## ember
==> flow/design.v (excerpt) <==
module decode(
	clk		,
	rst_n		,
	data_in	,
	data_out	
	);
	input clk;
	input rst_n;
	input [1:0] data_in;	 
	output reg data_out;
	wire [1:0] dis_00,dis_01,dis_10,dis_11;
	wire [31:0] add_1,add_2,add_3,add_4,add_5,add_6,add_7,add_8;
	reg [9:0]	path_s0,path_s1,path_s2,path_s3;   
	reg [31:0]	dis_s0,dis_s1,dis_s2,dis_s3;
	reg [19:0]count_clear;
	assign dis_00=data_in[1]+data_in[0];
	assign dis_01=data_in[1]+(data_in[0]^1'b1);
	assign dis_10=(data_in[1]^1'b1)+data_in[0];
	assign dis_11=(data_in[1]^1'b1)+(data_in[0]^1'b1);
	always @(posedge clk or negedge rst_n)
		if (rst_n==1'b0)
			count_clear<=20'b0;
		else if (count_clear>=20'd50000)
			count_clear<=20'b0;
		else
			count_clear<=count_clear+1'b1;
	assign add_1=dis_00+dis_s0;  
	assign add_2=dis_11+dis_s2;
	always @(posedge clk or negedge rst_n)
	begin
		if (rst_n==1'b0) 
			begin
				path_s0=10'b0;
				dis_s0=32'b0;
			end
		else if (count_clear==20'd50000)
			begin
				path_s0=10'b0;
				dis_s0=32'b0;
			end
		else if (add_1<=add_2)
			begin
				path_s0<={path_s0[8:0],1'b0};
				dis_s0<=add_1;
			end
		else 
			begin
				path_s0<={path_s2[8:0],1'b0};
				dis_s0<=add_2;
			end
	end
	assign add_3=dis_11+dis_s0;
	assign add_4=dis_00+dis_s2;
	always @(posedge clk or negedge rst_n)
	begin
		if (rst_n==1'b0) 
			begin
				path_s1=10'b0;
				dis_s1=32'b0;
			end
		else if (count_clear==20'd50000)
			begin
				path_s1=10'b0;
				dis_s1=32'b0;
			end
		else if (add_3<=add_4)
			begin
				path_s1<={path_s0[8:0],1'b1};
				dis_s1<=add_3;
			end
		else 
			begin
				path_s1<={path_s2[8:0],1'b1};
				dis_s1<=add_4;
			end
	end
	assign add_5=dis_01+dis_s1;
	assign add_6=dis_10+dis_s3;
	always @(posedge clk or negedge rst_n)
	begin
		if (rst_n==1'b0)
			begin
				path_s2=10'b0;
				dis_s2=32'b0;
			end
		else if (count_clear==20'd50000)
			begin
				path_s2=10'b0;
				dis_s2=32'b0;
			end
		else if (add_5<=add_6)
			begin
				path_s2<={path_s1[8:0],1'b0};
				dis_s2<=add_5;
			end
		else 
			begin
				path_s2<={path_s3[8:0],1'b0};
				dis_s2<=add_6;
			end
	end
	assign add_7=dis_10+dis_s1;
	assign add_8=dis_01+dis_s3;
	always @(posedge clk or negedge rst_n)
	begin
  ...
Size: roughly 2300 cells after synthesis, ~180 flip-flops, ~5 I/O pins.
clock: 6.0 ns
lec_check: 0
cap_margin: 20
core_margin: 2
core_utilization: 40
cts_cluster_diameter: 180
place_density: 0.6
slew_margin: 5
run.sh (not shown) runs the stock make flow with config.mk's settings and CLKGATE_MAP_FILE=.
## Diff of input files: quartz against ember
# ember
export LEC_CHECK = 0
export CAP_MARGIN = 20
export CORE_MARGIN = 2
export CORE_UTILIZATION = 40
export CTS_CLUSTER_DIAMETER = 180
export PLACE_DENSITY = 0.6
export SLEW_MARGIN = 5
create_clock -name core_clock -period 6.0 [get_ports {clk}]
# quartz
export LEC_CHECK = 0
export CAP_MARGIN = 20
export CORE_MARGIN = 2
export CORE_UTILIZATION = 59
export CTS_CLUSTER_DIAMETER = 397
export CTS_CLUSTER_SIZE = 98
export PLACE_DENSITY = 0.6
export SLEW_MARGIN = 20
create_clock -name core_clock -period 6.0 [get_ports {clk}]
Findings:
- [compare] base=ember new=quartz: maximum frequency -about 0.7%, biggest fanout along the worst timing path -11%, overall overflow remaining after global route ~0 delta, number of H-tree levels ~0 delta.
- Taking ember as the reference point, the area of the placeable core of quartz falls by 15000 µm².
- Compare quartz and ember | total placed cells including tap cells lower: quartz
- From quartz to ember, setup-violating endpoint count in the final report did not move at all.
- Lower met3 track demand over resource in global routing among quartz and ember: ember
- Between quartz and ember, it is quartz whose share of final layout cell area taken by non-clock buffers is lower, by 2.0 points.
- In the flow results for quartz and ember, the setup slack after layout is smaller on quartz.
- On met3 wirelength from detailed routing: between quartz and ember, it ends up lower for ember.
## Diff of input files: violet against quartz
# quartz
export LEC_CHECK = 0
export CAP_MARGIN = 20
export CORE_MARGIN = 2
export CORE_UTILIZATION = 59
export CTS_CLUSTER_DIAMETER = 397
export CTS_CLUSTER_SIZE = 98
export PLACE_DENSITY = 0.6
export SLEW_MARGIN = 20
create_clock -name core_clock -period 6.0 [get_ports {clk}]
# violet
export LEC_CHECK = 0
export CAP_MARGIN = 35
export CELL_PAD_IN_SITES_GLOBAL_PLACEMENT = 3
export CORE_MARGIN = 7
export CORE_UTILIZATION = 40
export CTS_CLUSTER_DIAMETER = 195
export CTS_CLUSTER_SIZE = 28
export HOLD_SLACK_MARGIN = 0.18
export SLEW_MARGIN = 15
create_clock -name core_clock -period 6.0 [get_ports {clk}]
Results
[violet vs quartz] number of placed instances with taps included: higher in violet
Delta (violet minus quartz): number of well-tap cells placed rose 39%; clock tree cell share of total cell area about even; final non-filler cell area went up about 3.4%; die size shows an increase of about 60%.
Cmp violet and quartz / instance area after placement / higher: violet
Number of levels the H-tree was split into: violet vs quartz — no meaningful difference
> inputs changed (violet -> lagoon)
# violet
export LEC_CHECK = 0
export CAP_MARGIN = 35
export CELL_PAD_IN_SITES_GLOBAL_PLACEMENT = 3
export CORE_MARGIN = 7
export CORE_UTILIZATION = 40
export CTS_CLUSTER_DIAMETER = 195
export CTS_CLUSTER_SIZE = 28
export HOLD_SLACK_MARGIN = 0.18
export SLEW_MARGIN = 15
create_clock -name core_clock -period 6.0 [get_ports {clk}]
# lagoon
export LEC_CHECK = 0
export CAP_MARGIN = 20
export CELL_PAD_IN_SITES_GLOBAL_PLACEMENT = 1
export CORE_ASPECT_RATIO = 0.5
export CORE_MARGIN = 2
export CORE_UTILIZATION = 40
export CTS_CLUSTER_DIAMETER = 339
export CTS_CLUSTER_SIZE = 98
export PLACE_DENSITY = 0.82
export SLEW_MARGIN = 20
create_clock -name core_clock -period 6.0 [get_ports {clk}]
Between violet and lagoon, the clock period minus worst slack does not differ in any meaningful way. Compared lagoon vs violet, and total stage count of the critical path is down in lagoon. violet -> lagoon: total instance count after detailed placement increased slightly. Changes observed in lagoon relative to violet: sequential share of cell area held steady; source-to-sink clock delay at the later pin of the worst-skew pair shrank by 0.03 ns; total number of vias grew by 1.0%. lagoon ended up with a lower die area than violet did. Final critical-path share of the clock period: lagoon vs violet — no meaningful difference.
